===== design/flow/config.mk =====
export PLATFORM = sky130hd
export DESIGN_NAME = uart_top
export DESIGN_NICKNAME = uart_top
export VERILOG_FILES = /design/flow/design.v
export SDC_FILE = /design/flow/constraint.sdc
export NUM_CORES = 4
export LEC_CHECK = 0
export ABC_AREA = 1
export CAP_MARGIN = 20
export CELL_PAD_IN_SITES_GLOBAL_PLACEMENT = 1
export CORE_ASPECT_RATIO = 1.28
export CORE_MARGIN = 2
export CORE_UTILIZATION = 21
export CTS_CLUSTER_DIAMETER = 145
export GPL_ROUTABILITY_DRIVEN = 1
export MAX_ROUTING_LAYER = met5
export SLEW_MARGIN = 0
export TNS_END_PERCENT = 75

===== design/flow/constraint.sdc =====
create_clock -name core_clock -period 2.58 [get_ports {clk}]
set_input_delay 0.5160 -clock core_clock [delete_from_list [all_inputs] [get_ports {clk}]]
set_output_delay 0.5160 -clock core_clock [all_outputs]
set_load 0.01 [all_outputs]

===== design/flow/design.v =====
`timescale 1ns / 1ps
module uart_rx(
               input               clk          ,		 
               input               rst_n        ,	
               input               din          ,
               output  reg [7:0]    dout         ,		
               output  reg         dout_vld     
               );
parameter    	   BPS	  =	217;	 
reg   [14:0]        cnt0         ;
wire                add_cnt0     ;
wire                end_cnt0     ;
reg   [ 3:0]        cnt1         ;
wire                add_cnt1     ;
wire                end_cnt1     ;
reg                 rx0          ;	
reg                 rx1          ;	
reg                 rx2          ;	
wire                rx_en        ;
reg                 flag_add     ;
always @ (posedge clk or negedge rst_n) begin
	if(!rst_n) begin
		rx0 <= 1'b1;
        rx1 <= 1'b1;
        rx2 <= 1'b1;
	end
	else begin
		rx0 <= din;
        rx1 <= rx0;
        rx2 <= rx1;
	end
end
assign rx_en = rx2 & ~rx1;	
always @(posedge clk or negedge rst_n)begin
    if(!rst_n)begin
        cnt0 <= 0;
    end
    else if(add_cnt0)begin
        if(end_cnt0)
            cnt0 <= 0;
        else
            cnt0 <= cnt0 + 1;
    end
end
assign add_cnt0 = flag_add;
assign end_cnt0 = add_cnt0 && cnt0==BPS-1 ;
always @(posedge clk or negedge rst_n)begin 
    if(!rst_n)begin
        cnt1 <= 0;
    end
    else if(add_cnt1)begin
        if(end_cnt1)
            cnt1 <= 0;
        else
            cnt1 <= cnt1 + 1;
    end
end
assign add_cnt1 = end_cnt0;
assign end_cnt1 = add_cnt1 && cnt1==9-1 ;  
always @ (posedge clk or negedge rst_n)begin
	if(!rst_n) begin
		flag_add <= 1'b0;
	end
	else if(rx_en) begin		
		flag_add <= 1'b1;	
	end
    else if(end_cnt1) begin		
		flag_add <= 1'b0;	
	end
end
always @ (posedge clk or negedge rst_n)begin
	if(!rst_n) begin
		dout <= 8'd0;
	end
	else if(add_cnt0 && cnt0==BPS/2-1 && cnt1!=0) begin		 
	    dout[cnt1-1]<= rx2 ;
	end
end
always @ (posedge clk or negedge rst_n)begin
	if(!rst_n) begin
		dout_vld <= 1'b0;
	end
    else if(end_cnt1) begin		
		dout_vld <= 1'b1;	
	end
	else begin	
        dout_vld <= 1'b0;			
	end
end
endmodule
`timescale 1ns / 1ps
module uart_tx(
                 input             clk    ,			
                 input             rst_n  ,		
                 input [7:0]       din    ,
                 input             din_vld,	  
                 output reg        rdy    ,   
                 output reg        dout   
             );
parameter         BPS    = 217;
reg   [7:0]       tx_data_tmp;	
reg               flag_add   ;
reg   [14:0]      cnt0       ;
wire              add_cnt0   ;
wire              end_cnt0   ;
reg   [ 3:0]      cnt1       ;
wire              add_cnt1   ;
wire              end_cnt1   ;
wire  [ 9:0]      data       ;
always  @(posedge clk or negedge rst_n)begin
    if(rst_n==1'b0)begin
        flag_add <= 0;
    end
    else if(flag_add==0 && din_vld)begin
        flag_add <= 1;
    end
    else if(end_cnt1)begin
        flag_add <= 0;
    end
end
always @(posedge clk or negedge rst_n)begin
    if(!rst_n)begin
        cnt0 <= 0;
    end
    else if(add_cnt0)begin
        if(end_cnt0)
            cnt0 <= 0;
        else
            cnt0 <= cnt0 + 1;
    end
end
assign add_cnt0 = flag_add;
assign end_cnt0 = add_cnt0 && cnt0==BPS-1 ;
always @(posedge clk or negedge rst_n)begin 
    if(!rst_n)begin
        cnt1 <= 0;
    end
    else if(add_cnt1)begin
        if(end_cnt1)
            cnt1 <= 0;
        else
            cnt1 <= cnt1 + 1;
    end
end
assign add_cnt1 = end_cnt0;
assign end_cnt1 = add_cnt1 && cnt1==10-1 ;
always @ (posedge clk or negedge rst_n) begin
	if(!rst_n) begin
		tx_data_tmp <=8'd0;
	end
	else if(flag_add==1'b0 && din_vld) begin	
		tx_data_tmp <= din;	
	end
end
always @ (posedge clk or negedge rst_n) begin
	if(!rst_n) begin
		dout <= 1'b1;
	end
	else if(add_cnt0 && cnt0==1-1)begin
        dout<= data[cnt1];
    end 
end
assign  data = {1'b1,tx_data_tmp,1'b0};  
always  @(*)begin
    if(din_vld || flag_add)
        rdy = 1'b0;
    else
        rdy = 1'b1;
end
endmodule
module  uart_top(
								input  clk,
								input  rst_n,
								input  din,
								input sw8,
								output  reg  [23:0] pic_out,
								output  reg [16:0] addr,
								output  reg wr_ram,
								output  tx,
								output  reg pic_done,    
								output  reg  pic_download,    
								output  reg [7:0] rgb_led
								);
	wire   dout_vld;
	wire  [7:0] dout;
	reg [3:0] code_p;
	reg  [4:0]  cnt;
	reg  [3:0]  state;
	wire  [3:0]  code;
	wire [7:0]  temp;
	reg [23:0] pic_reg;
	parameter  monitor=0;   
	parameter  second=1 ;
	parameter  third=2 ;
	parameter   fouth=3;
	parameter   fiveth=4;
	parameter   sixth=5;
	parameter   send=6;
	parameter   stop=7;
	assign temp=(dout>8'd57)?(dout-8'd87):(dout-8'd48);
	assign code=temp[3:0];
	always  @ (posedge clk or negedge rst_n)
	    begin
			if  (!rst_n)
			   begin
			      state<=monitor;
				  wr_ram<=1;
				  pic_out<=0;
				  addr<=0;
				  pic_done<=0;
				  end
			else
	case (state)
	monitor:	begin
				   if (dout_vld)
						begin
						    wr_ram<=1;	
							pic_reg[23:20]<=code;
							state<=second;
							code_p<=code;
						end
				 else
				          state<=monitor;
					end
	second:	begin
					if (dout_vld)
							begin
								pic_reg[19:16]<=code;
								state<=third;
								rgb_led<={code_p,code};
							end
					else
							state<=second;
					end
		third:		begin
					if (dout_vld)
						begin
							pic_reg[15:12]<=code;
							state<=fouth;
							code_p<=code;
						end
					else
						state<=third;
					end
		fouth:		begin
					if (dout_vld)
						begin
							pic_reg[11:8]<=code;
							state<=fiveth;
							rgb_led<={code_p,code};
						end
					else
						state<=fouth;
					end
		fiveth:		begin
					if (dout_vld)
						begin
							pic_reg[7:4]<=code;
							state<=sixth;
							code_p<=code;
						end
					else
						state<=fiveth;
					end
        sixth:		begin
					if (dout_vld)
						begin
							pic_reg[3:0]<=code;
							state<=send;
							rgb_led<={code_p,code};
						end
					else
						state<=sixth;
					end
		send: 	 begin
						wr_ram<=0;
						pic_out<=pic_reg;
						if (addr<479)
							begin
								addr<=addr+1;								
								pic_done<=0;
								state<=monitor;
							end
			         else if (addr==479)
					        begin								 
							     addr<=0;		
								 pic_done<=1;
								 state<=stop;								
							end	 
						end
		stop:  begin
					if  (sw8==1)
					    state<=monitor;
					else
						begin
						state<=stop;
						end
				  end
		     endcase
		end
		always  @ (posedge  clk or negedge rst_n)
		    begin
				if (!rst_n)
					cnt<=0;
				else if (state==send)
				    cnt<=cnt+1;
			    else 
					cnt<=cnt;
			end
		always  @ (posedge  clk or negedge rst_n)
			begin
				if (!rst_n)
					pic_download<=1;
		   else if (cnt>=15)
					pic_download<=0;
			else
					pic_download<=1;
			end
		uart_rx #(.BPS(16)) uart_rx(
								.clk(clk),
								.rst_n(rst_n),
								.din(din),
								.dout(dout),
								.dout_vld(dout_vld)
								);
	   uart_tx #(.BPS(16)) uart_tx(
                              .clk(clk)    ,			
                              .rst_n(rst_n)  ,		
							  .din_vld(dout_vld)    ,
							  .din(dout),
							  .dout(tx),
							  .rdy()
							); 
		endmodule 

===== design/flow/run.sh =====
#!/bin/bash
# the make line also repeats each setting of config.mk as NAME=value (left out here)
make -C /OpenROAD-flow-scripts/flow DESIGN_CONFIG=/design/flow/config.mk WORK_HOME=/design/flow/orfs CLKGATE_MAP_FILE= finish

==> results of run 1 <==
-- repair_timing --
action / CTS / global route
gates resized: 1 / 35
buffers inserted: 0 / 3
pin swaps: 0 / 17
gates cloned: 0 / 0
setup endpoints to repair: 5 / 7
-- per-layer routing --
metal  GRT usage (%)  vias to the layer above
met3            2.14                       20
li1                -                     2547
met1            10.7                     2304
met4            3.36                        0
met2            15.4                       64
met5               0                        -
-- through the flow --
step / power [uW] / TNS, ps / util (%) / cells
3_3_place_gp: 4060 / 0 / 24.9 / 1225
6_report: 6970 / 0 / 27.4 / 1261
5_1_grt: 7400 / -249 / 27.4 / 1261
2_1_floorplan: 3700 / 0 / - / 747
3_5_place_dp: 4070 / -55.9 / 24.9 / 1226
4_1_cts: 6680 / 0 / 26.8 / 1258
-- layout make-up --
cell class | count | area share, %
flip-flops and latches | 154 | 45.0
multi-input cells | 475 | 30.0
repair buffers | 78 | 8.20
well taps | 423 | 5.89
clock buffers | 19 | 5.04
inverters | 99 | 4.14
clock inverters | 13 | 1.74
==> run notes, run 1 <==
flow finished, numbers: status=finished clean, final slew viol count=0, per-instance average area after synthesis=9.39 sq um, max frequency=409 MHz, CP startpoint kind=register, setup repair after global routing missed its margin=true, routed length per instance=11.7 um, nets=851, total placed instance area=8180 sq um, netlist area before placement=7020 sq um, length of routed met2 wiring=7400 um, largest net degree at the start of global routing=119, FF/Latch Area=4040 sq um, Die ar.=34,900 sq um, iteration tally of the first detailed-router pass=5, clock-pin slew reported for the worst setup and hold paths after clock tree synthesis=70 ps, I/O Pins=57, max-cap violations=0, total tool warning count=37, warning count from the yosys run=3, endpoint type of the worst setup path=register, Clock Latency Late Sink=430 ps, Congestion Overflow GR=0, total stage count of the critical path=19, net count after synthesis=773, Top pwr grp=sequential cells, CP delay by family, top=simple AND/OR/NAND/NOR gates, top area cells in the synthesized netlist=sky130_fd_sc_hd__dfrtp_1 40%, sky130_fd_sc_hd__edfxtp_1 15%, sky130_fd_sc_hd__nand2_1 10%, number of design rule violations left after detail routing=0, DIE HEIGHT=211 um, number of buffers added by the clock tree synthesis step=17, estimated wirelength of the detail-placed design=10,400 um, main flop type=sky130_fd_sc_hd__dfrtp_1, endpoint arrival time on the critical path=2760 ps, Max Clock Skew=7.60 ps, cell type of the slowest stage on the worst timing path=sky130_fd_sc_hd__dfrtp_1, startpoint of the most critical setup path=uart_rx.cnt1[0], met3 wire length=449 um, quantity of hold-fixing buffers added after cts=0, top cells by instance count after synthesis=190 x sky130_fd_sc_hd__nand2_1, 111 x sky130_fd_sc_hd__dfrtp_1, 92 x sky130_fd_sc_hd__inv_1, synthesized instance count=747, post-route worst hold slack=225 ps, reg-to-reg critical path startpoint=uart_rx.cnt1[0], number of vias in the routed layout=4,935, number of diodes=0, Clock Tree Buf Depth=2, Post-synth ARST share=76.6%, first-pass GRT wire length=24,800 um, series of cell instances along the critical path=inv_2 -> ha_4 -> inv_2 -> nand2_4 -> nand2_4 -> nor2_4 -> nand2_2 -> ha_4 -> inv_1 -> nand2_1 -> nor2_2 -> nand2_2 -> nor2_2 -> nand3_2 -> nor3_2 -> buf_4 -> nand2_2 -> nand2_1 -> nand2_1, sequential fraction of design power=38.0%, Layout fillers=3,473, YS chip area=7020 sq um, number of cells in the yosys synthesis report=747, via density per instance=3.91, Pre-Place Util=21.4%, worst setup timing slack at the placement stage=-31.1 ps, final std cell area, no fill=8980 sq um, simple-gate share of the synthesized area=23.1%, Worst Hold Class=in -> async, antenna violations before repair=0, aoi share=5.69%, total of endpoints with negative setup slack in the final report=0, uppermost routed layer=met4, count leader, synth=sky130_fd_sc_hd__nand2_1, clock network power consumption=2560 uW, final antenna-violating net count=0, Seq group=2650 uW, number of port buffers=56, die outline width=166 um, prevailing logic family in the synthesized netlist=simple AND/OR/NAND/NOR gates, final period demand of the worst path=2440 ps, TritonCTS clock tree=yes, Synth Area in Adders=3.92%, routability cong.=0.715, Combinational Power Share=25.3%, crit-path max cell delay=400 ps, Pwr per Cell Area=776 nW/um^2, setup slack, reg-to-reg=140 ps, logic area=2690 sq um, switching pwr=2220 uW, maximum resistive drop on vdd=0.341 mV, power consumed by combinational cells=1760 uW, count of flip-flops with a built-in enable after synthesis=36, data required time of the critical path=2900 ps, std cell rows=75, cell chosen for the clock root=sky130_fd_sc_hd__clkbuf_16, clock net sink count=154, r2r endpoint=uart_rx.dout[5], maximum fanout encountered on the critical timing path=4, pin slew with the least headroom to its limit=661 ps, portion of netlist area occupied by mux cells=0.321%, Seq/Total Area, Yosys=57.6%, via count of the first global-routing pass=5,078, fin worst setup slack=137 ps, met1 wire length=6590 um, Switching Share=31.8%, Final Hold Fails=0, post-layout period usage of the worst path=94.7%, relative slew slack=55.9%, dominant cell type by area after synthesis=sky130_fd_sc_hd__dfrtp_1, total routed wirelength=14,700 um, Seq cells post-synth=154, placeable core region=32,800 sq um, clock group share of total power=36.8%, Reg2Reg Depth=19, iteration-0 DRC count of the detailed router=284, design internal power=4760 uW, Clock H-tree levels=4, static power due to leakage=0.00403 uW, share of the synthesized netlist area taken by xor and xnor gates=3.00%, area growth from synthesis to layout=28.0%, WP buf/inv=4, Max-area cell share=39.6%, Critical Path End=uart_rx.dout[5], kind of critical path=reg -> reg, unique cell type count in the Yosys netlist=40, GRT Resource Usage Total=8.96%
==> inputs of run 2 (changes only) <==
- ABC_AREA: 1 -> unset
- CELL_PAD_IN_SITES_GLOBAL_PLACEMENT: 1 -> unset
- CORE_ASPECT_RATIO: 1.28 -> unset
- CORE_UTILIZATION: 21 -> 70
- CTS_CLUSTER_DIAMETER: 145 -> unset
- GPL_ROUTABILITY_DRIVEN: 1 -> unset
- MAX_ROUTING_LAYER: met5 -> unset
- SLEW_MARGIN: 0 -> 20
- TNS_END_PERCENT: 75 -> unset
- clock period: 2.58 -> 4.87 ns (I/O delays scaled with it)
==> run 2 against run 1 <==
Via count is 12% lower. Routed wire length is 11% lower. Fmax shrank 34%. Sequential power is 46% lower. Cell area down 12%. Combinational power is 68% lower. Final cell count fell by 43%. Critical path type unchanged. Highest routed layer unchanged.
==> run notes, run 2 <==
flow finished, numbers: count of flip-flops with a built-in enable after synthesis=36 (unchanged), post-route worst hold slack=356 ps (+131 ps), power consumed by combinational cells=560 uW (-68%), endpoint type of the worst setup path=register, Critical Path End=uart_rx.dout[2], iteration-0 DRC count of the detailed router=217 (-24%), setup repair after global routing missed its margin=false, aoi share=5.24% (-0.44 points), total stage count of the critical path=10 (-9), Pwr per Cell Area=415 nW/um^2 (-47%), nets=609 (-28%), number of port buffers=56 (unchanged), r2r endpoint=uart_rx.dout[2], series of cell instances along the critical path=inv_1 -> ha_1 -> xor2_2 -> or3_1 -> ha_1 -> or4b_4 -> nor4_4 -> nand3_1 -> nor4_1 -> mux2_2, first-pass GRT wire length=21,600 um (-13%), routability cong.=0.814 (+14%), switching pwr=964 uW (-57%), Seq cells post-synth=154 (unchanged), TritonCTS clock tree=yes, clock-pin slew reported for the worst setup and hold paths after clock tree synthesis=60 ps (about the same), min-delay src=uart_rx.rx0, setup slack, reg-to-reg=1190 ps (+1050 ps), total routed wirelength=13,100 um (-11%), Combinational Power Share=17.1% (-8.2 points), simple-gate share of the synthesized area=13.6% (-9.5 points), DIE HEIGHT=102 um (-52%), via count of the first global-routing pass=4,291 (-15%), Die ar.=10,300 sq um (-70%), final slew viol count=0 (unchanged), via density per instance=5.99 (+53%), dominant cell type by area after synthesis=sky130_fd_sc_hd__dfrtp_1, CP delay by family, top=simple AND/OR/NAND/NOR gates, largest net degree at the start of global routing=64 (-46%), Clock H-tree levels=4 (unchanged), routed length per instance=18.1 um (+55%), Layout fillers=471 (-86%), maximum fanout encountered on the critical timing path=11 (+7), startpoint of the most critical setup path=uart_rx.cnt1[0], relative slew slack=43.5% (-12 points), top area cells in the synthesized netlist=sky130_fd_sc_hd__dfrtp_1 42%, sky130_fd_sc_hd__edfxtp_1 16%, sky130_fd_sc_hd__mux2_2 7.3%, total tool warning count=36 (-2.7%), unique cell type count in the Yosys netlist=56 (+40%), Post-CTS Resized=0 (-1), Worst Hold Class=reg -> reg, std cell rows=35 (-53%), number of cells in the yosys synthesis report=528 (-29%), net count after synthesis=554 (-28%), final period demand of the worst path=3680 ps (+1240 ps), Clock Latency Late Sink=530 ps (+100 ps), Max Clock Skew=7.61 ps (+0.0100 ps), max frequency=271 MHz (-34%), status=finished clean, top cells by instance count after synthesis=111 x sky130_fd_sc_hd__dfrtp_1, 43 x sky130_fd_sc_hd__mux2_2, 42 x sky130_fd_sc_hd__nand2_1, Top pwr grp=sequential cells, sequential fraction of design power=43.3% (+5.3 points), total of endpoints with negative setup slack in the final report=0 (unchanged), placeable core region=9240 sq um (-72%), static power due to leakage=0.00355 uW (-12%), share of the synthesized netlist area taken by xor and xnor gates=4.98% (+2.0 points), Reg2Reg Depth=10 (-9), clock net sink count=154 (unchanged), maximum resistive drop on vdd=0.256 mV (-25%), design internal power=2310 uW (-52%), cell chosen for the clock root=sky130_fd_sc_hd__clkbuf_8, crit-path max cell delay=550 ps (+150 ps), I/O Pins=57 (unchanged), number of buffers added by the clock tree synthesis step=17 (unchanged), Pre-Place Util=72.0% (+51 points), max-cap violations=0 (unchanged), portion of netlist area occupied by mux cells=8.70% (+8.4 points), reg-to-reg critical path startpoint=uart_rx.cnt1[0], prevailing logic family in the synthesized netlist=simple AND/OR/NAND/NOR gates, iteration tally of the first detailed-router pass=4 (-1), Synth Area in Adders=4.14% (+0.21 points), kind of critical path=reg -> reg, data required time of the critical path=5280 ps (+2380 ps), Final Hold Fails=0 (unchanged), endpoint arrival time on the critical path=4100 ps (+1340 ps), antenna violations before repair=0 (unchanged), pin slew with the least headroom to its limit=841 ps (+180 ps), main flop type=sky130_fd_sc_hd__dfrtp_1, count leader, synth=sky130_fd_sc_hd__dfrtp_1, Switching Share=29.5% (-2.3 points), clock group share of total power=39.6% (+2.8 points), warning count from the yosys run=3 (unchanged), YS chip area=6660 sq um (-5.1%), quantity of hold-fixing buffers added after cts=0 (unchanged), final std cell area, no fill=7880 sq um (-12%), Congestion Overflow GR=0 (unchanged), area growth from synthesis to layout=18.4%, per-instance average area after synthesis=12.6 sq um (+34%), Worst Hold Path EP=uart_rx.rx1, Post-synth ARST share=76.6% (unchanged), WP buf/inv=1 (-3), netlist area before placement=6660 sq um (-5.1%), number of design rule violations left after detail routing=0 (unchanged), Seq/Total Area, Yosys=60.7% (+3.1 points), Clock Tree Buf Depth=2 (unchanged), die outline width=102 um (-39%), clock network power consumption=1290 uW (-50%), CP startpoint kind=register, synthesized instance count=528 (-29%), number of vias in the routed layout=4,346 (-12%), setup repair bufs after CTS=0 (unchanged), final antenna-violating net count=0 (unchanged), Setup TNS=0 ps (unchanged), hold path cells=0, GRT Resource Usage Total=27.8% (+19 points), cell type of the slowest stage on the worst timing path=sky130_fd_sc_hd__or4b_4, post-layout period usage of the worst path=75.6% (-19 points), Seq group=1420 uW (-46%), number of diodes=0 (unchanged), Most common cell on crit path=sky130_fd_sc_hd__ha_1, estimated wirelength of the detail-placed design=8370 um (-20%), total placed instance area=7300 sq um (-11%), Max-area cell share=41.7% (+2.1 points)
-- run 2: cell type report --
| cell class | instances | area (sq um) | share of cell area (%) |
|---|---|---|---|
| Inverter | 21 | 78.8 | 1.00 |
| Sequential cell | 154 | 4040 | 51.3 |
| Timing Repair Buffer | 58 | 573 | 7.27 |
| Clock buffer | 18 | 418 | 5.30 |
| Clock inverter | 14 | 163 | 2.06 |
| Multi-Input combinational cell | 331 | 2440 | 31.0 |
| Tap cell | 129 | 161 | 2.05 |
-- run 2: through the flow --
| step | setup slack [ps] | total power, uW | cells | util, % |
|---|---|---|---|---|
| floorplan | 1510 | 1830 | 528 | - |
| detailed placement | 1230 | 1970 | 693 | 79.0 |
| CTS | 1220 | 3270 | 725 | 85.3 |
| global route | 999 | 3400 | 725 | 85.3 |
| finish | 1190 | 3270 | 725 | 85.3 |
| global placement | 1400 | 1920 | 693 | 79.0 |
-- run 2: metal layers --
layer  vias to the layer above  GRT usage (%)  wire, um
met4                         0           10.9       274
met3                        33           5.18       402
li1                       2007              -         -
met1                      2195           36.5      5590
met5                         -              0         0
met2                       111           46.5      6860
==> inputs of run 3 (changes only) <==
- CORE_UTILIZATION: 70 -> 72
- CTS_CLUSTER_SIZE: unset -> 37
- PLACE_DENSITY: unset -> 0.63
- clock period: 4.87 -> 3.28 ns (I/O delays scaled with it)
==> run 3 against run 2 <==
The layout now fails its checks (negative setup slack). Clock-buffer cell count stayed put. Flip-flop count stayed put. Register-to-register slack worse by 1300 ps. Worst hold slack better by 3.4 ps. Sequential share of layout area is 1.3 points lower. Sequential power is 46% higher. Total power is 58% higher. Global-route usage is 2.1 points higher. Clock skew is 4.2 ps higher. Fmax is 10% higher. Non-clock buffer count is 11 higher. Area after synthesis stayed put. Largest power group unchanged. Highest routed layer unchanged.
==> run notes, run 3 <==
flow finished, numbers: prevailing logic family in the synthesized netlist=simple AND/OR/NAND/NOR gates, Final Hold Fails=0 (unchanged), maximum resistive drop on vdd=0.496 mV (+94%), switching pwr=1640 uW (+71%), data required time of the critical path=3690 ps (-1590 ps), final antenna-violating net count=0 (unchanged), I/O Pins=57 (unchanged), area growth from synthesis to layout=21.4%, netlist area before placement=6660 sq um (unchanged), count leader, synth=sky130_fd_sc_hd__dfrtp_1, Worst Hold Path EP=uart_rx.rx1, CP delay by family, top=simple AND/OR/NAND/NOR gates, Critical Path End=uart_rx.dout[4], die outline width=100 um (-1.3%), portion of netlist area occupied by mux cells=8.70% (unchanged), fin worst setup slack=-68.2 ps (-1250 ps), per-instance average area after synthesis=12.6 sq um (unchanged), Most common cell on crit path=sky130_fd_sc_hd__ha_4, Clock H-tree levels=4 (unchanged), clock network power consumption=1850 uW (+43%), power consumed by combinational cells=1240 uW (+120%), Seq cells post-synth=154 (unchanged), YS chip area=6660 sq um (unchanged), number of port buffers=56 (unchanged), estimated wirelength of the detail-placed design=8740 um (+4.5%), final std cell area, no fill=8080 sq um (+2.5%), number of buffers added by the clock tree synthesis step=17 (unchanged), max frequency=299 MHz (+10%), net count after synthesis=554 (unchanged), Die ar.=10,000 sq um (-2.7%), total stage count of the critical path=11 (+1), setup slack, reg-to-reg=-70 ps (-1250 ps), WP buf/inv=2 (+1), endpoint type of the worst setup path=register, dominant cell type by area after synthesis=sky130_fd_sc_hd__dfrtp_1, synthesized instance count=528 (unchanged), count of flip-flops with a built-in enable after synthesis=36 (unchanged), Finished Layout Cells=718 (-0.97%), endpoint arrival time on the critical path=3760 ps (-340 ps), number of cells in the yosys synthesis report=528 (unchanged), total of endpoints with negative setup slack in the final report=1 (+1), via density per instance=6.34 (+5.8%), post-layout period usage of the worst path=102% (+26 points), Reg2Reg Depth=11 (+1), top cells by instance count after synthesis=111 x sky130_fd_sc_hd__dfrtp_1, 43 x sky130_fd_sc_hd__mux2_2, 42 x sky130_fd_sc_hd__nand2_1, Clock Tree Buf Depth=2 (unchanged), Worst Hold Class=reg -> reg, Switching Share=31.8% (+2.3 points), routed length per instance=21.1 um (+17%), largest net degree at the start of global routing=74 (+16%), worst setup timing slack at the placement stage=14.3 ps (-1210 ps), Setup TNS=-68.2 ps (-68.2 ps), TritonCTS clock tree=yes, status=failed layout checks, static power due to leakage=0.00362 uW (+1.8%), reg-to-reg critical path startpoint=uart_rx.cnt1[0], DIE HEIGHT=100 um (-1.3%), max-cap violations=0 (unchanged), aoi share=5.24% (unchanged), antenna violations before repair=0 (unchanged), share of the synthesized netlist area taken by xor and xnor gates=4.98% (unchanged), std cell rows=35 (unchanged), CP startpoint kind=register, iteration-0 DRC count of the detailed router=245 (+13%), Synth Area in Adders=4.14% (unchanged), maximum fanout encountered on the critical timing path=5 (-6), GRT Resource Usage Total=30.0% (+2.1 points), final period demand of the worst path=3350 ps (-336 ps), min-delay src=uart_rx.rx0, nets=620 (+1.8%), pin slew with the least headroom to its limit=1110 ps (+268 ps), cell type of the slowest stage on the worst timing path=sky130_fd_sc_hd__or4b_4, routability cong.=0.823 (+1.1%), via count of the first global-routing pass=4,473 (+4.2%), total tool warning count=36 (unchanged), Top pwr grp=sequential cells, kind of critical path=reg -> reg, final slew viol count=0 (unchanged), relative slew slack=25.8% (-18 points), crit-path max cell delay=540 ps (about the same), Pwr per Cell Area=641 nW/um^2 (+54%), Max Clock Skew=11.8 ps (+4.19 ps), number of design rule violations left after detail routing=0 (unchanged), number of vias in the routed layout=4,555 (+4.8%), top area cells in the synthesized netlist=sky130_fd_sc_hd__dfrtp_1 42%, sky130_fd_sc_hd__edfxtp_1 16%, sky130_fd_sc_hd__mux2_2 7.3%, Violated Checks=negative setup slack, Seq/Total Area, Yosys=60.7% (unchanged), Final Core Density=88.7% (+3.4 points), series of cell instances along the critical path=inv_4 -> ha_4 -> xor2_2 -> or3_4 -> ha_4 -> or4b_4 -> nor4_4 -> buf_4 -> nand3_1 -> nor4_2 -> mux2_2, Post-synth ARST share=76.6% (unchanged), Seq group=2080 uW (+46%), startpoint of the most critical setup path=uart_rx.cnt1[0], Pre-Place Util=73.1% (+1.0 points), Max-area cell share=41.7% (unchanged), Congestion Overflow GR=0 (unchanged), Combinational Power Share=24.0% (+6.9 points), warning count from the yosys run=3 (unchanged), clock net sink count=154 (unchanged), total placed instance area=7330 sq um (+0.38%), number of diodes=0 (unchanged), hold path cells=0 (unchanged), clock group share of total power=35.8% (-3.8 points), design internal power=3530 uW (+53%), clock-pin slew reported for the worst setup and hold paths after clock tree synthesis=70 ps (about the same), first-pass GRT wire length=22,800 um (+5.4%), r2r endpoint=uart_rx.dout[4], total routed wirelength=15,200 um (+15%), Cell Count Post-Placement=681 (-1.7%), iteration tally of the first detailed-router pass=5 (+1), Clock Latency Late Sink=530 ps (about the same), placeable core region=9110 sq um (-1.4%), sequential fraction of design power=40.2% (-3.1 points), main flop type=sky130_fd_sc_hd__dfrtp_1, unique cell type count in the Yosys netlist=56 (unchanged), simple-gate share of the synthesized area=13.6% (unchanged), cell chosen for the clock root=sky130_fd_sc_hd__clkbuf_8
## run 3: layer usage
| layer | track usage [%] | share of wire [%] | up-vias | routed length, um |
|---|---|---|---|---|
| met1 | 37.9 | 39 | 2291 | 5910 |
| met3 | 7.17 | 5.2 | 37 | 792 |
| met2 | 50.6 | 53 | 203 | 8080 |
| met4 | 11.3 | 2.4 | 0 | 369 |
| met5 | 0 | 0 | - | 0 |
| li1 | - | - | 2024 | - |
## run 3: per-stage QoR
step	hold WS, ps	power (uW)
after floorplan	345	2730
after global placement	348	2920
after detailed placement	351	2980
after CTS	361	4890
after global routing	364	5360
final	359	5180
## run 3: timing repair
action,CTS,global route
endpoints found under the setup margin,4,7
resized,5,20
setup buffers,0,4
endpoints found under the hold margin,11,0
hold buffers,1,0
pin swaps,0,6
## run 3: cell type report
class	count	area, sq um
clock buffers	18	418
clock inverters	14	138
fillers	396	1030
inverters	21	81.3
multi-input cells	331	2600
flip-flops and latches	154	4040
well taps	111	139
repair buffers	69	662
==> inputs of run 4 (changes only) <==
- ABC_AREA: unset -> 1
- CAP_MARGIN: 20 -> 15
- CTS_CLUSTER_DIAMETER: unset -> 222
- CTS_CLUSTER_SIZE: 37 -> 38
- PLACE_DENSITY: 0.63 -> 0.35
- SETUP_SLACK_MARGIN: unset -> 1.53
- clock period: 3.28 -> 5.49 ns (I/O delays scaled with it)
==> run 4 against run 3 <==
Now clean on timing, DRC and antenna. Combinational power decreased by about 50%. Register-to-register slack gained 2500 ps. Die area rose by 5.2%. Setup slack better by 2500 ps. Synthesized cell count grew 41%. Non-clock buffer count down 12. Clock-buffer cell count fell by 1. Worst hold slack got worse by 1.9 ps.
==> run notes, run 4 <==
flow finished, numbers: status=finished clean, min-delay src=uart_rx.rx0, Clock Tree Buf Depth=2 (unchanged), share of the synthesized netlist area taken by xor and xnor gates=3.00% (-2.0 points), routed length per instance=14.9 um (-29%), max frequency=327 MHz (+9.6%), std cell rows=36 (+2.9%), relative slew slack=37.4% (+12 points), main flop type=sky130_fd_sc_hd__dfrtp_1, r2r endpoint=uart_rx.dout[1], Pwr per Cell Area=365 nW/um^2 (-43%), nets=830 (+34%), number of port buffers=56 (unchanged), routability cong.=0.905 (+10%), Clock H-tree levels=4 (unchanged), CP delay by family, top=simple AND/OR/NAND/NOR gates, per-instance average area after synthesis=9.39 sq um (-25%), startpoint of the most critical setup path=uart_rx.cnt1[0], final slew viol count=0 (unchanged), total routed wirelength=14,200 um (-6.5%), Max-area cell share=39.6% (-2.1 points), power consumed by combinational cells=616 uW (-50%), Post-CTS Resized=0 (-5), I/O Pins=57 (unchanged), Combinational Power Share=20.5% (-3.5 points), portion of netlist area occupied by mux cells=0.321% (-8.4 points), clock group share of total power=37.9% (+2.1 points), number of buffers added by the clock tree synthesis step=17 (unchanged), Worst Hold Path EP=uart_rx.rx1, antenna violations before repair=0 (unchanged), simple-gate share of the synthesized area=23.1% (+9.5 points), number of vias in the routed layout=5,235 (+15%), Final Hold Fails=0 (unchanged), final antenna-violating net count=0 (unchanged), total tool warning count=36 (unchanged), count leader, synth=sky130_fd_sc_hd__nand2_1, maximum fanout encountered on the critical timing path=9 (+4), placeable core region=9590 sq um (+5.3%), Switching Share=31.4% (-0.34 points), cell type of the slowest stage on the worst timing path=sky130_fd_sc_hd__dfrtp_1, series of cell instances along the critical path=inv_2 -> ha_1 -> inv_1 -> nand2_2 -> nand3_2 -> a21oi_1 -> inv_1 -> ha_1 -> inv_1 -> nand2_1 -> nor2_1 -> nand2_1 -> nor2_1 -> nand3_1 -> nor3_1 -> nand2_1 -> nand2_1 -> nand2_1, via count of the first global-routing pass=5,083 (+14%), quantity of hold-fixing buffers added after cts=0 (-1), Finished Layout Cells=950 (+32%), logic area=2530 sq um (-2.7%), number of design rule violations left after detail routing=0 (unchanged), setup slack, reg-to-reg=2430 ps (+2500 ps), reg-to-reg critical path startpoint=uart_rx.cnt1[0], static power due to leakage=0.00389 uW (+7.5%), setup repair after global routing missed its margin=false, estimated wirelength of the detail-placed design=9230 um (+5.5%), Critical Path End=uart_rx.dout[1], Layout fillers=504 (+27%), die outline width=103 um (+2.6%), Cell Count Post-Placement=918 (+35%), Seq cells post-synth=154 (unchanged), warning count from the yosys run=3 (unchanged), GRT Resource Usage Total=28.9% (-1.1 points), clock-pin slew reported for the worst setup and hold paths after clock tree synthesis=70 ps (about the same), clock network power consumption=1140 uW (-38%), Most common cell on crit path=sky130_fd_sc_hd__nand2_1, Pre-Place Util=73.1% (about the same), Seq group=1250 uW (-40%), final period demand of the worst path=3060 ps (-292 ps), kind of critical path=reg -> reg, synthesized instance count=747 (+41%), crit-path max cell delay=490 ps (-50 ps), number of cells in the yosys synthesis report=747 (+41%), setup repair bufs after CTS=0 (unchanged), aoi share=5.69% (+0.44 points), fin worst setup slack=2430 ps (+2500 ps), top cells by instance count after synthesis=190 x sky130_fd_sc_hd__nand2_1, 111 x sky130_fd_sc_hd__dfrtp_1, 92 x sky130_fd_sc_hd__inv_1, dominant cell type by area after synthesis=sky130_fd_sc_hd__dfrtp_1, count of flip-flops with a built-in enable after synthesis=36 (unchanged), largest net degree at the start of global routing=68 (-8.1%), Synth Area in Adders=3.92% (-0.21 points), clock net sink count=154 (unchanged), endpoint arrival time on the critical path=3480 ps (-280 ps), number of diodes=0 (unchanged), unique cell type count in the Yosys netlist=40 (-29%), YS chip area=7020 sq um (+5.4%), total stage count of the critical path=18 (+7), max-cap violations=0 (unchanged), switching pwr=946 uW (-42%), Top pwr grp=sequential cells, design internal power=2060 uW (-42%), Reg2Reg Depth=18 (+7), worst setup timing slack at the placement stage=2480 ps (+2470 ps), pin slew with the least headroom to its limit=939 ps (-170 ps), via density per instance=5.51 (-13%), netlist area before placement=7020 sq um (+5.4%), post-layout period usage of the worst path=55.7% (-46 points), Setup TNS=0 ps (+68.2 ps), hold path cells=0 (unchanged), top area cells in the synthesized netlist=sky130_fd_sc_hd__dfrtp_1 40%, sky130_fd_sc_hd__edfxtp_1 15%, sky130_fd_sc_hd__nand2_1 10%, Clock Latency Late Sink=530 ps (about the same), data required time of the critical path=5920 ps (+2230 ps), Max Clock Skew=9.47 ps (-2.34 ps), CP startpoint kind=register, Post-synth ARST share=76.6% (unchanged), Worst Hold Class=reg -> reg, TritonCTS clock tree=yes, Seq/Total Area, Yosys=57.6% (-3.1 points), iteration tally of the first detailed-router pass=7 (+2), maximum resistive drop on vdd=0.301 mV (-39%), prevailing logic family in the synthesized netlist=simple AND/OR/NAND/NOR gates, first-pass GRT wire length=23,300 um (+2.1%), net count after synthesis=773 (+40%), area growth from synthesis to layout=17.6%, DIE HEIGHT=103 um (+2.6%), iteration-0 DRC count of the detailed router=338 (+38%), sequential fraction of design power=41.6% (+1.4 points), FF/Latch Area=4040 sq um (unchanged), WP buf/inv=4 (+2), Die ar.=10,600 sq um (+5.2%), cell chosen for the clock root=sky130_fd_sc_hd__clkbuf_8, endpoint type of the worst setup path=register, Congestion Overflow GR=0 (unchanged), total of endpoints with negative setup slack in the final report=0 (-1)
## run 4: layout make-up
cell class	instances	area share, %
Clock buffer	17	5.02
Clock inverter	15	2.00
Inverter	99	4.50
Multi-Input combinational cell	475	30.6
Sequential cell	154	49.0
Tap cell	133	2.02
Timing Repair Buffer	57	6.85
## run 4: per-stage QoR
step / total power (uW) / utilization, % / area (sq um) / hold WS, ps
6_report: 3010 / 86.0 / 8250 / 358
5_1_grt: 3150 / 86.0 / 8250 / 362
4_1_cts: 3010 / 86.0 / 8250 / 357
3_5_place_dp: 1870 / 80.0 / 7670 / 347
2_1_floorplan: 1740 / - / 7020 / 345
3_3_place_gp: 1830 / 80.0 / 7670 / 347
## run 4: per-layer routing
layer  GRT usage [%]  vias up  wire, um
met5               0        -         0
met4            13.5        0       408
met3            6.31       53       651
met2            51.1      174      7530
met1            33.6     2499      5580
li1                -     2509         -
==> inputs of run 5 (changes only) <==
- ABC_AREA: 1 -> unset
- CAP_MARGIN: 15 -> 20
- CELL_PAD_IN_SITES_DETAIL_PLACEMENT: unset -> 0
- CELL_PAD_IN_SITES_GLOBAL_PLACEMENT: unset -> 1
- CORE_ASPECT_RATIO: unset -> 1.22
- CORE_UTILIZATION: 72 -> 30
- CTS_CLUSTER_DIAMETER: 222 -> unset
- CTS_CLUSTER_SIZE: 38 -> unset
- HOLD_SLACK_MARGIN: unset -> 0.17
- PLACE_DENSITY: 0.35 -> unset
- PLACE_DENSITY_LB_ADDON: unset -> 0.26
- SETUP_SLACK_MARGIN: 1.53 -> 0.66
- clock period: 5.49 -> 4.87 ns (I/O delays scaled with it)
==> run 5 against run 4 <==
Global-route usage is 17 points lower. Core utilization fell by 49 points. Total power up 7.6%. Clock skew about the same. Clock power rose by about 10%.
==> run notes, run 5 <==
flow finished, numbers: status=finished clean, clock-pin slew reported for the worst setup and hold paths after clock tree synthesis=70 ps (about the same), via count of the first global-routing pass=4,371 (-14%), iteration-0 DRC count of the detailed router=207 (-39%), CP delay by family, top=simple AND/OR/NAND/NOR gates, reg-to-reg critical path startpoint=uart_rx.cnt1[0], die outline width=139 um (+35%), Post-CTS Resized=0 (unchanged), clock net sink count=154 (unchanged), data required time of the critical path=5180 ps (-740 ps), max-cap violations=0 (unchanged), Seq/Total Area, Yosys=60.7% (+3.1 points), GRT Resource Usage Total=11.8% (-17 points), Worst Hold Class=reg -> reg, Power Total=3240 uW (+7.6%), clock group share of total power=39.7% (+1.8 points), post-layout period usage of the worst path=74.9% (+19 points), series of cell instances along the critical path=inv_1 -> ha_1 -> xor2_2 -> or3_1 -> ha_1 -> or3b_1 -> nor4_4 -> nand3_2 -> nor4_1 -> mux2_1, routed length per instance=14.8 um (-0.74%), total of endpoints with negative setup slack in the final report=0 (unchanged), max frequency=274 MHz (-16%), final slew viol count=0 (unchanged), Finished Layout Cells=876 (-7.8%), via density per instance=4.70 (-15%), unique cell type count in the Yosys netlist=56 (+40%), area growth from synthesis to layout=21.3%, kind of critical path=reg -> reg, antenna violations before repair=0 (unchanged), Seq cells post-synth=154 (unchanged), switching pwr=991 uW (+4.8%), design internal power=2250 uW (+8.9%), prevailing logic family in the synthesized netlist=simple AND/OR/NAND/NOR gates, setup repair bufs after CTS=0 (unchanged), Seq group=1410 uW (+10%), relative slew slack=46.0% (+8.6 points), number of cells in the yosys synthesis report=528 (-29%), total stage count of the critical path=10 (-8), pin slew with the least headroom to its limit=804 ps (-135 ps), simple-gate share of the synthesized area=13.6% (-9.5 points), per-instance average area after synthesis=12.6 sq um (+34%), portion of netlist area occupied by mux cells=8.70% (+8.4 points), Combinational Power Share=16.7% (-3.8 points), setup slack, reg-to-reg=1220 ps (-1210 ps), Cell Count Post-Placement=844 (-8.1%), TritonCTS clock tree=yes, WP buf/inv=1 (-3), cell chosen for the clock root=sky130_fd_sc_hd__clkbuf_16, largest net degree at the start of global routing=57 (-16%), Clock Latency Late Sink=420 ps (-110 ps), main flop type=sky130_fd_sc_hd__dfrtp_1, cell type of the slowest stage on the worst timing path=sky130_fd_sc_hd__dfrtp_1, YS chip area=6660 sq um (-5.1%), static power due to leakage=0.00357 uW (-8.3%), final std cell area, no fill=8080 sq um (-2.2%), Setup TNS=0 ps (unchanged), Final Hold Fails=0 (unchanged), estimated wirelength of the detail-placed design=8950 um (-3.0%), count of flip-flops with a built-in enable after synthesis=36 (unchanged), quantity of hold-fixing buffers added after cts=0 (unchanged), placeable core region=21,900 sq um (+130%), maximum resistive drop on vdd=0.207 mV (-31%), setup repair after global routing missed its margin=false, sequential fraction of design power=43.7% (+2.1 points), synthesized instance count=528 (-29%), Worst Hold Path EP=uart_rx.rx1, startpoint of the most critical setup path=uart_rx.cnt1[0], first-pass GRT wire length=22,300 um (-4.2%), endpoint arrival time on the critical path=3960 ps (+480 ps), CP startpoint kind=register, aoi share=5.24% (-0.44 points), number of port buffers=56 (unchanged), Top pwr grp=sequential cells, Die ar.=23,400 sq um (+120%), top cells by instance count after synthesis=111 x sky130_fd_sc_hd__dfrtp_1, 43 x sky130_fd_sc_hd__mux2_2, 42 x sky130_fd_sc_hd__nand2_1, Synth Area in Adders=4.14% (+0.21 points), endpoint type of the worst setup path=register, Pre-Place Util=30.4% (-43 points), share of the synthesized netlist area taken by xor and xnor gates=4.98% (+2.0 points), DIE HEIGHT=169 um (+64%), total placed instance area=7490 sq um (-2.3%), maximum fanout encountered on the critical timing path=11 (+2), hold path cells=0 (unchanged), Max Clock Skew=9.89 ps (+0.417 ps), Congestion Overflow GR=0 (unchanged), final antenna-violating net count=0 (unchanged), warning count from the yosys run=3 (unchanged), number of design rule violations left after detail routing=0 (unchanged), final period demand of the worst path=3650 ps (+594 ps), r2r endpoint=uart_rx.dout[7], routability cong.=0.768 (-15%), dominant cell type by area after synthesis=sky130_fd_sc_hd__dfrtp_1, I/O Pins=57 (unchanged), Most common cell on crit path=sky130_fd_sc_hd__ha_1, number of buffers added by the clock tree synthesis step=17 (unchanged), top area cells in the synthesized netlist=sky130_fd_sc_hd__dfrtp_1 42%, sky130_fd_sc_hd__edfxtp_1 16%, sky130_fd_sc_hd__mux2_2 7.3%, Clock H-tree levels=4 (unchanged), Reg2Reg Depth=10 (-8), count leader, synth=sky130_fd_sc_hd__dfrtp_1, Post-synth ARST share=76.6% (unchanged), Max-area cell share=41.7% (+2.1 points), number of vias in the routed layout=4,116 (-21%), crit-path max cell delay=540 ps (+50 ps), total routed wirelength=13,000 um (-8.5%), netlist area before placement=6660 sq um (-5.1%), power consumed by combinational cells=539 uW (-13%), total tool warning count=34 (-5.6%), min-delay src=uart_rx.rx0, Switching Share=30.6% (-0.81 points), Critical Path End=uart_rx.dout[7], clock network power consumption=1280 uW (+10%), Clock Tree Buf Depth=2 (unchanged), net count after synthesis=554 (-28%), iteration tally of the first detailed-router pass=6 (-1), number of diodes=0 (unchanged), post-route worst hold slack=358 ps (+0.205 ps), nets=610 (-27%), std cell rows=60 (+67%), Pwr per Cell Area=401 nW/um^2 (+10%)
## run 5: layout make-up
type	instances	area, sq um
clock buffers	17	425
clock inverters	15	156
fillers	2096	13800
inverters	21	78.8
multi-input cells	331	2440
flip-flops and latches	154	4040
well taps	279	349
repair buffers	59	581
## run 5: through the flow
stage	util, %	setup WS [ps]
5_1_grt	36.8	966
3_5_place_dp	34.2	1240
3_3_place_gp	34.2	1330
4_1_cts	36.8	1220
6_report	36.8	1220
2_1_floorplan	-	1510
## run 5: routing by layer
metal	global-route usage, %	part of all wire [%]	vias up
met5	0	0	-
met3	3.20	3.4	13
li1	-	-	2013
met1	14.5	45	2023
met4	4.04	1.1	0
met2	20.3	51	67
==> inputs of run 6 (changes only) <==
- ABC_AREA: unset -> 1
- CAP_MARGIN: 20 -> 30
- CELL_PAD_IN_SITES_DETAIL_PLACEMENT: 0 -> unset
- CELL_PAD_IN_SITES_GLOBAL_PLACEMENT: 1 -> unset
- CORE_ASPECT_RATIO: 1.22 -> unset
- CORE_MARGIN: 2 -> 10
- CORE_UTILIZATION: 30 -> 61
- CTS_CLUSTER_DIAMETER: unset -> 260
- CTS_CLUSTER_SIZE: unset -> 98
- GPL_ROUTABILITY_DRIVEN: unset -> 1
- GPL_TIMING_DRIVEN: unset -> 1
- HOLD_SLACK_MARGIN: 0.17 -> unset
- PLACE_DENSITY_LB_ADDON: 0.26 -> 0.07
- SETUP_SLACK_MARGIN: 0.66 -> -0.23
- TNS_END_PERCENT: unset -> 20
- clock period: 4.87 -> 3.42 ns (I/O delays scaled with it)
==> run 6 against run 5 <==
Sequential power increased by 43%. Clock-buffer cell count is 10 higher. Core utilization up 37 points. Still clean. Critical path type unchanged. Clock skew about the same. Fmax is 22% higher.
==> run notes, run 6 <==
flow finished, numbers: Congestion Overflow GR=0 (unchanged), net count after synthesis=773 (+40%), WP buf/inv=4 (+3), number of cells in the yosys synthesis report=747 (+41%), clock-pin slew reported for the worst setup and hold paths after clock tree synthesis=60 ps (about the same), area growth from synthesis to layout=19.3%, warning count from the yosys run=3 (unchanged), unique cell type count in the Yosys netlist=40 (-29%), clock net sink count=154 (unchanged), Max Clock Skew=9.42 ps (-0.461 ps), setup slack, reg-to-reg=440 ps (-780 ps), Power Total=4960 uW (+53%), Worst Hold Class=in -> async, synthesized instance count=747 (+41%), max frequency=336 MHz (+22%), Clock Tree Buf Depth=2 (unchanged), per-instance average area after synthesis=9.39 sq um (-25%), final period demand of the worst path=2980 ps (-669 ps), startpoint of the most critical setup path=uart_rx.cnt1[0], largest net degree at the start of global routing=50 (-12%), clock network power consumption=1970 uW (+54%), total stage count of the critical path=18 (+8), number of buffers added by the clock tree synthesis step=17 (unchanged), Most common cell on crit path=sky130_fd_sc_hd__nand2_1, CP delay by family, top=simple AND/OR/NAND/NOR gates, Combinational Power Share=19.8% (+3.1 points), met1 wire length=5620 um (-2.9%), series of cell instances along the critical path=inv_2 -> ha_1 -> inv_1 -> nand2_2 -> nand3_2 -> a21oi_1 -> inv_1 -> ha_1 -> inv_1 -> nand2_1 -> nor2_1 -> nand2_1 -> nor2_1 -> nand3_1 -> nor3_1 -> nand2_1 -> nand2_1 -> nand2_1, DIE HEIGHT=127 um (-24%), data required time of the critical path=3720 ps (-1460 ps), sequential fraction of design power=40.4% (-3.3 points), I/O Pins=57 (unchanged), simple-gate share of the synthesized area=23.1% (+9.5 points), Layout fillers=806 (-62%), number of diodes=0 (unchanged), relative slew slack=41.8% (-4.2 points), iteration-0 DRC count of the detailed router=270 (+30%), design internal power=3560 uW (+58%), placeable core region=11,300 sq um (-48%), setup repair bufs after CTS=0 (unchanged), Pre-Place Util=62.0% (+32 points), maximum resistive drop on vdd=0.462 mV (+120%), setup repair after global routing missed its margin=false, crit-path max cell delay=490 ps (-50 ps), dominant cell type by area after synthesis=sky130_fd_sc_hd__dfrtp_1, Final Core Density=74.0% (+37 points), cell type of the slowest stage on the worst timing path=sky130_fd_sc_hd__dfrtp_1, switching pwr=1410 uW (+42%), power consumed by combinational cells=983 uW (+82%), count of flip-flops with a built-in enable after synthesis=36 (unchanged), kind of critical path=reg -> reg, aoi share=5.69% (+0.44 points), total routed wirelength=13,300 um (+2.4%), clock group share of total power=39.8% (about the same), via density per instance=5.23 (+11%), first-pass GRT wire length=22,500 um (+1.0%), total of endpoints with negative setup slack in the final report=0 (unchanged), number of port buffers=56 (unchanged), Seq cells post-synth=154 (unchanged), static power due to leakage=0.00396 uW (+11%), cell chosen for the clock root=sky130_fd_sc_hd__clkbuf_16, logic area=2530 sq um (+3.5%), Critical Path End=uart_rx.dout[1], Pwr per Cell Area=593 nW/um^2 (+48%), Switching Share=28.4% (-2.2 points), pin slew with the least headroom to its limit=871 ps (+67.3 ps), count leader, synth=sky130_fd_sc_hd__nand2_1, Seq/Total Area, Yosys=57.6% (-3.1 points), final antenna-violating net count=0 (unchanged), Die ar.=16,200 sq um (-31%), status=finished clean, antenna violations before repair=0 (unchanged), routability cong.=0.850 (+11%), final slew viol count=0 (unchanged), Clock Latency Late Sink=410 ps (about the same), maximum fanout encountered on the critical timing path=9 (-2), via count of the first global-routing pass=4,979 (+14%), number of vias in the routed layout=5,040 (+22%), total tool warning count=34 (unchanged), Seq group=2010 uW (+43%), share of the synthesized netlist area taken by xor and xnor gates=3.00% (-2.0 points), CP startpoint kind=register, std cell rows=39 (-35%), die outline width=127 um (-8.4%), Post-CTS Resized=0 (unchanged), nets=834 (+37%), Top pwr grp=sequential cells, max-cap violations=0 (unchanged), top cells by instance count after synthesis=190 x sky130_fd_sc_hd__nand2_1, 111 x sky130_fd_sc_hd__dfrtp_1, 92 x sky130_fd_sc_hd__inv_1, uppermost routed layer=met4, post-layout period usage of the worst path=87.1% (+12 points), met3 wire length=646 um (+45%), Synth Area in Adders=3.92% (-0.21 points), Clock H-tree levels=4 (unchanged), main flop type=sky130_fd_sc_hd__dfrtp_1, top area cells in the synthesized netlist=sky130_fd_sc_hd__dfrtp_1 40%, sky130_fd_sc_hd__edfxtp_1 15%, sky130_fd_sc_hd__nand2_1 10%, Reg2Reg Depth=18 (+8), Setup TNS=0 ps (unchanged), estimated wirelength of the detail-placed design=9530 um (+6.4%), portion of netlist area occupied by mux cells=0.321% (-8.4 points), TritonCTS clock tree=yes, r2r endpoint=uart_rx.dout[1], length of routed met2 wiring=6850 um (+3.9%), YS chip area=7020 sq um (+5.4%), FF/Latch Area=4040 sq um (unchanged), number of design rule violations left after detail routing=0 (unchanged), reg-to-reg critical path startpoint=uart_rx.cnt1[0], Max-area cell share=39.6% (-2.1 points), netlist area before placement=7020 sq um (+5.4%), endpoint type of the worst setup path=register, prevailing logic family in the synthesized netlist=simple AND/OR/NAND/NOR gates, iteration tally of the first detailed-router pass=4 (-2), routed length per instance=13.8 um (-7.0%), quantity of hold-fixing buffers added after cts=0 (unchanged), GRT Resource Usage Total=16.9% (+5.0 points), endpoint arrival time on the critical path=3280 ps (-680 ps), Final Hold Fails=0 (unchanged), Post-synth ARST share=76.6% (unchanged)
-- run 6: per-stage QoR --
stage / instance area [sq um] / hold WS [ps] / cells / setup WS (ps)
after floorplan: 7020 / 345 / 747 / 848
after global placement: 7710 / 347 / 931 / 703
after detailed placement: 7740 / 347 / 932 / 502
after CTS: 8370 / 209 / 964 / 482
after global routing: 8370 / 224 / 964 / 12.3
final: 8370 / 198 / 964 / 440
-- run 6: routing by layer --
layer | track usage, % | vias to the layer above
li1 | - | 2522
met1 | 18.8 | 2403
met2 | 29.8 | 99
met3 | 5.05 | 16
met4 | 6.03 | 0
met5 | 0 | -
-- run 6: cell type report --
cell class	count	area share [%]
Timing Repair Buffer	61	7.35
Clock buffer	27	6.38
Sequential cell	154	48.3
Multi-Input combinational cell	475	30.2
Tap cell	143	2.14
Inverter	99	4.44
Clock inverter	5	1.24
==> inputs of run 7 (changes only) <==
- ABC_AREA: 1 -> unset
- CAP_MARGIN: 30 -> 20
- CORE_MARGIN: 10 -> 2
- CORE_UTILIZATION: 61 -> 70
- CTS_CLUSTER_DIAMETER: 260 -> unset
- CTS_CLUSTER_SIZE: 98 -> 23
- GPL_ROUTABILITY_DRIVEN: 1 -> unset
- GPL_TIMING_DRIVEN: 1 -> unset
- PLACE_DENSITY_LB_ADDON: 0.07 -> unset
- SETUP_SLACK_MARGIN: -0.23 -> unset
- TNS_END_PERCENT: 20 -> unset
- clock period: 3.42 -> 3.15 ns (I/O delays scaled with it)
==> run 7 against run 6 <==
Critical endpoint unchanged. Synthesized cell count down 29%. Largest cell class unchanged. Clock skew down 3.6 ps. Critical path type unchanged. The layout now fails its checks (negative setup slack). Sequential share of layout area up 0.61 points.
==> run notes, run 7 <==
flow finished, numbers: number of diodes=0 (unchanged), number of cells in the yosys synthesis report=528 (-29%), relative slew slack=9.63% (-32 points), unique cell type count in the Yosys netlist=56 (+40%), clock network power consumption=2000 uW (about the same), Seq cells post-synth=154 (unchanged), CP delay by family, top=simple AND/OR/NAND/NOR gates, static power due to leakage=0.00369 uW (-6.7%), setup slack, reg-to-reg=-330 ps (-760 ps), Finished Layout Cells=743 (-23%), netlist area before placement=6660 sq um (-5.1%), cell type of the slowest stage on the worst timing path=sky130_fd_sc_hd__or4b_4, largest net degree at the start of global routing=88 (+76%), data required time of the critical path=3580 ps (-140 ps), via count of the first global-routing pass=4,721 (-5.2%), design internal power=3890 uW (+9.4%), r2r endpoint=uart_rx.dout[1], cell chosen for the clock root=sky130_fd_sc_hd__clkbuf_8, Pre-Place Util=72.0% (+10 points), Die ar.=10,300 sq um (-36%), placeable core region=9240 sq um (-18%), clock group share of total power=34.8% (-5.0 points), Final Hold Fails=0 (unchanged), synthesized instance count=528 (-29%), Clock H-tree levels=4 (unchanged), number of design rule violations left after detail routing=0 (unchanged), Seq group=2170 uW (+8%), crit-path max cell delay=550 ps (+60 ps), Cell Count Post-Placement=704 (-24%), share of the synthesized netlist area taken by xor and xnor gates=4.98% (+2.0 points), startpoint of the most critical setup path=uart_rx.cnt1[0], Pwr per Cell Area=696 nW/um^2 (+17%), FF/Latch Area=4040 sq um (unchanged), aoi share=5.24% (-0.44 points), pin slew with the least headroom to its limit=1350 ps (+480 ps), portion of netlist area occupied by mux cells=8.70% (+8.4 points), Reg2Reg Depth=13 (-5), endpoint arrival time on the critical path=3900 ps (+620 ps), series of cell instances along the critical path=clkinvlp_4 -> ha_4 -> buf_6 -> buf_6 -> o31ai_4 -> nand2_1 -> ha_1 -> or4b_4 -> nor4_4 -> buf_6 -> nand3_2 -> nor4_2 -> mux2i_1, Clock Latency Late Sink=540 ps (+130 ps), die outline width=102 um (-20%), status=failed layout checks, logic area=2660 sq um (+5.4%), total stage count of the critical path=13 (-5), final period demand of the worst path=3480 ps (+495 ps), sequential fraction of design power=37.8% (-2.6 points), Clock Tree Buf Depth=2 (unchanged), warning count from the yosys run=3 (unchanged), endpoint type of the worst setup path=register, max frequency=288 MHz (-14%), number of vias in the routed layout=4,726 (-6.2%), maximum resistive drop on vdd=0.710 mV (+54%), net count after synthesis=554 (-28%), Most common cell on crit path=sky130_fd_sc_hd__buf_6, estimated wirelength of the detail-placed design=8470 um (-11%), Congestion Overflow GR=0 (unchanged), reg-to-reg critical path startpoint=uart_rx.cnt1[0], Critical Path End=uart_rx.dout[1], GRT Resource Usage Total=32.1% (+15 points), kind of critical path=reg -> reg, simple-gate share of the synthesized area=13.6% (-9.5 points), area growth from synthesis to layout=24.2%, first-pass GRT wire length=24,700 um (+9.6%), Combinational Power Share=27.4% (+7.6 points), I/O Pins=57 (unchanged), setup repair after global routing missed its margin=true, Top pwr grp=sequential cells, YS chip area=6660 sq um (-5.1%), dominant cell type by area after synthesis=sky130_fd_sc_hd__dfrtp_1, post-route worst hold slack=50.9 ps (-147 ps), Switching Share=32.3% (+4.0 points), via density per instance=6.36 (+22%), quantity of hold-fixing buffers added after cts=0 (unchanged), clock net sink count=154 (unchanged), antenna violations before repair=0 (unchanged), iteration-0 DRC count of the detailed router=357 (+32%), Violated Checks=negative setup slack, top cells by instance count after synthesis=111 x sky130_fd_sc_hd__dfrtp_1, 43 x sky130_fd_sc_hd__mux2_2, 42 x sky130_fd_sc_hd__nand2_1, total tool warning count=39 (+15%), TritonCTS clock tree=yes, total of endpoints with negative setup slack in the final report=8 (+8), number of buffers added by the clock tree synthesis step=17 (unchanged), Layout fillers=370 (-54%), per-instance average area after synthesis=12.6 sq um (+34%), Worst Hold Class=in -> async, fin worst setup slack=-325 ps (-765 ps), clock-pin slew reported for the worst setup and hold paths after clock tree synthesis=70 ps (about the same), final slew viol count=0 (unchanged), Synth Area in Adders=4.14% (+0.21 points), Post-synth ARST share=76.6% (unchanged), main flop type=sky130_fd_sc_hd__dfrtp_1, routed length per instance=21.7 um (+58%), final antenna-violating net count=0 (unchanged), number of port buffers=56 (unchanged), power consumed by combinational cells=1580 uW (+61%), max-cap violations=0 (unchanged), CP startpoint kind=register, prevailing logic family in the synthesized netlist=simple AND/OR/NAND/NOR gates, Seq/Total Area, Yosys=60.7% (+3.1 points), nets=627 (-25%), count leader, synth=sky130_fd_sc_hd__dfrtp_1, DIE HEIGHT=102 um (-20%), top area cells in the synthesized netlist=sky130_fd_sc_hd__dfrtp_1 42%, sky130_fd_sc_hd__edfxtp_1 16%, sky130_fd_sc_hd__mux2_2 7.3%, switching pwr=1860 uW (+32%), count of flip-flops with a built-in enable after synthesis=36 (unchanged), Max Clock Skew=5.80 ps (-3.63 ps), maximum fanout encountered on the critical timing path=4 (-5), post-layout period usage of the worst path=110% (+23 points), WP buf/inv=4 (unchanged), Power Total=5750 uW (+16%), iteration tally of the first detailed-router pass=5 (+1), routability cong.=0.838 (-1.4%), Max-area cell share=41.7% (+2.1 points), std cell rows=35 (-10%), total routed wirelength=16,100 um (+22%)
[run 7: per-layer routing]
| layer | GRT usage, % | vias up | share of wire, % | wire (um) |
|---|---|---|---|---|
| li1 | - | 2040 | - | - |
| met2 | 54.1 | 239 | 52 | 8320 |
| met1 | 40.4 | 2377 | 39 | 6270 |
| met5 | 0 | - | 0 | 0 |
| met4 | 14.8 | 0 | 3.8 | 610 |
| met3 | 6.56 | 70 | 5.8 | 938 |
[run 7: cell type report]
cell class,instances,share of cell area (%)
clock inverter,15,2.01
clock buffer,17,5.01
tap,129,1.95
sequential,154,48.9
multi-input combinational,331,32.2
inverter,21,0.998
timing repair buffer,76,8.94
[run 7: stage by stage]
step | cell area, sq um | worst slack [ps] | setup TNS [ps] | util, %
6_report | 8270 | -325 | -1900 | 89.5
5_1_grt | 8270 | -372 | -2510 | 89.5
4_1_cts | 8190 | -95.3 | -359 | 88.6
3_5_place_dp | 7450 | -202 | -1060 | 80.6
3_3_place_gp | 7450 | -107 | -437 | 80.6
2_1_floorplan | 6720 | -156 | -787 | -
[run 7: what timing repair did]
item	CTS	global route
pin swaps	9	6
setup buffers	5	2
setup endpoints to repair	7	8
gates resized	20	12
==> inputs of run 8 (changes only) <==
- CORE_UTILIZATION: 70 -> 40
- CTS_CLUSTER_SIZE: 23 -> unset
- SETUP_SLACK_MARGIN: unset -> 0.69
- clock period: 3.15 -> 3.68 ns (I/O delays scaled with it)
==> run 8 against run 7 <==
The run now finishes clean. Area after synthesis is the same. Largest power group unchanged. Critical path type unchanged. Fmax grew 6.2%. Core utilization shrank 39 points.
==> run notes, run 8 <==
flow finished, numbers: Max-area cell share=41.7% (unchanged), clock group share of total power=37.7% (+2.9 points), Congestion Overflow GR=0 (unchanged), setup slack, reg-to-reg=410 ps (+730 ps), main flop type=sky130_fd_sc_hd__dfrtp_1, antenna violations before repair=0 (unchanged), sequential fraction of design power=39.3% (+1.5 points), routed length per instance=15.4 um (-29%), final period demand of the worst path=3270 ps (-203 ps), series of cell instances along the critical path=clkinvlp_4 -> ha_4 -> nand2_4 -> or3_4 -> ha_4 -> or4b_4 -> nor4_4 -> buf_4 -> nand3_4 -> nor4_2 -> mux2_2, Seq group=1860 uW (-14%), Die ar.=17,700 sq um (+72%), fin worst setup slack=408 ps (+733 ps), number of cells in the yosys synthesis report=528 (unchanged), GRT Resource Usage Total=15.4% (-17 points), FF/Latch Area=4040 sq um (unchanged), Top pwr grp=sequential cells, Critical Path End=uart_rx.dout[2], iteration-0 DRC count of the detailed router=173 (-52%), YS chip area=6660 sq um (unchanged), design internal power=3190 uW (-18%), power consumed by combinational cells=1090 uW (-31%), Final Core Density=50.7% (-39 points), cell type of the slowest stage on the worst timing path=sky130_fd_sc_hd__or4b_4, Power Total=4730 uW (-18%), CP delay by family, top=simple AND/OR/NAND/NOR gates, crit-path max cell delay=550 ps (about the same), clock network power consumption=1780 uW (-11%), r2r endpoint=uart_rx.dout[2], static power due to leakage=0.00365 uW (-0.97%), count of flip-flops with a built-in enable after synthesis=36 (unchanged), worst setup timing slack at the placement stage=219 ps (+421 ps), Post-synth ARST share=76.6% (unchanged), top cells by instance count after synthesis=111 x sky130_fd_sc_hd__dfrtp_1, 43 x sky130_fd_sc_hd__mux2_2, 42 x sky130_fd_sc_hd__nand2_1, maximum resistive drop on vdd=0.343 mV (-52%), total routed wirelength=12,700 um (-21%), maximum fanout encountered on the critical timing path=6 (+2), WP buf/inv=2 (-2), clock net sink count=154 (unchanged), Layout fillers=1,390 (+280%), kind of critical path=reg -> reg, Switching Share=32.5% (+0.19 points), placeable core region=16,400 sq um (+78%), net count after synthesis=554 (unchanged), Seq cells post-synth=154 (unchanged), Reg2Reg Depth=11 (-2), warning count from the yosys run=3 (unchanged), logic area=2660 sq um (-0.14%), data required time of the critical path=3990 ps (+410 ps), max-cap violations=0 (unchanged), final slew viol count=0 (unchanged), clock-pin slew reported for the worst setup and hold paths after clock tree synthesis=70 ps (about the same), cell chosen for the clock root=sky130_fd_sc_hd__clkbuf_16, simple-gate share of the synthesized area=13.6% (unchanged), number of buffers added by the clock tree synthesis step=17 (unchanged), synthesized instance count=528 (unchanged), post-layout period usage of the worst path=88.9% (-21 points), Setup TNS=0 ps (+1900 ps), Max Clock Skew=6.31 ps (+0.512 ps), share of the synthesized netlist area taken by xor and xnor gates=4.98% (unchanged), portion of netlist area occupied by mux cells=8.70% (unchanged), via count of the first global-routing pass=4,292 (-9.1%), startpoint of the most critical setup path=uart_rx.cnt1[0], final std cell area, no fill=8320 sq um (+0.56%), I/O Pins=57 (unchanged), std cell rows=47 (+34%), number of port buffers=56 (unchanged), Clock Latency Late Sink=420 ps (-120 ps), dominant cell type by area after synthesis=sky130_fd_sc_hd__dfrtp_1, endpoint type of the worst setup path=register, total stage count of the critical path=11 (-2), Seq/Total Area, Yosys=60.7% (unchanged), estimated wirelength of the detail-placed design=8410 um (-0.67%), aoi share=5.24% (unchanged), reg-to-reg critical path startpoint=uart_rx.cnt1[0], Final Hold Fails=0 (unchanged), final antenna-violating net count=0 (unchanged), area growth from synthesis to layout=24.9%, total tool warning count=37 (-5.1%), unique cell type count in the Yosys netlist=56 (unchanged), setup repair after global routing missed its margin=true, Clock Tree Buf Depth=2 (unchanged), CP startpoint kind=register, max frequency=306 MHz (+6.2%), number of diodes=0 (unchanged), count leader, synth=sky130_fd_sc_hd__dfrtp_1, nets=617 (-1.6%), switching pwr=1540 uW (-17%), Pre-Place Util=40.6% (-31 points), number of vias in the routed layout=4,209 (-11%), number of design rule violations left after detail routing=0 (unchanged), Synth Area in Adders=4.14% (unchanged), endpoint arrival time on the critical path=3580 ps (-320 ps), Pwr per Cell Area=569 nW/um^2 (-18%), TritonCTS clock tree=yes, routability cong.=0.789 (-5.8%), Most common cell on crit path=sky130_fd_sc_hd__ha_4, die outline width=133 um (+31%), per-instance average area after synthesis=12.6 sq um (unchanged), pin slew with the least headroom to its limit=1030 ps (-322 ps), total placed instance area=7480 sq um (+0.35%), Clock H-tree levels=4 (unchanged), via density per instance=5.11 (-20%), first-pass GRT wire length=21,600 um (-13%), prevailing logic family in the synthesized netlist=simple AND/OR/NAND/NOR gates, status=finished clean, largest net degree at the start of global routing=79 (-10%), top area cells in the synthesized netlist=sky130_fd_sc_hd__dfrtp_1 42%, sky130_fd_sc_hd__edfxtp_1 16%, sky130_fd_sc_hd__mux2_2 7.3%, total of endpoints with negative setup slack in the final report=0 (-8), iteration tally of the first detailed-router pass=4 (-1), netlist area before placement=6660 sq um (unchanged), DIE HEIGHT=133 um (+31%), Combinational Power Share=23.0% (-4.4 points), Worst Hold Class=in -> async, relative slew slack=31.2% (+22 points)
run 8: per-stage QoR:
stage	hold WS, ps	instances
after floorplan	345	528
after global placement	355	785
after detailed placement	355	785
after CTS	323	822
after global routing	338	824
final	315	824
run 8: final cells by class:
class	count	share of cell area (%)
Inverter	21	0.993
Multi-Input combinational cell	331	32.0
Clock buffer	17	5.12
Timing Repair Buffer	66	7.63
Clock inverter	15	2.36
Sequential cell	154	48.6
Tap cell	220	3.31
run 8: routing by layer:
layer	GRT usage (%)	wire length [um]	up-vias
met1	19.7	5710	2078
met2	25.2	6320	82
met4	6.03	252	0
li1	-	-	2028
met3	3.64	417	21
met5	0	0	-
run 8: timing repair:
action                                  4_1_cts  5_1_grt
hold buffers                                  0        0
pin swaps                                     8        1
gates resized                                17        7
endpoints found under the setup margin        8        8
buffers inserted                              5        1
Power figures rest on the tool's default switching activity, not on a simulated workload.
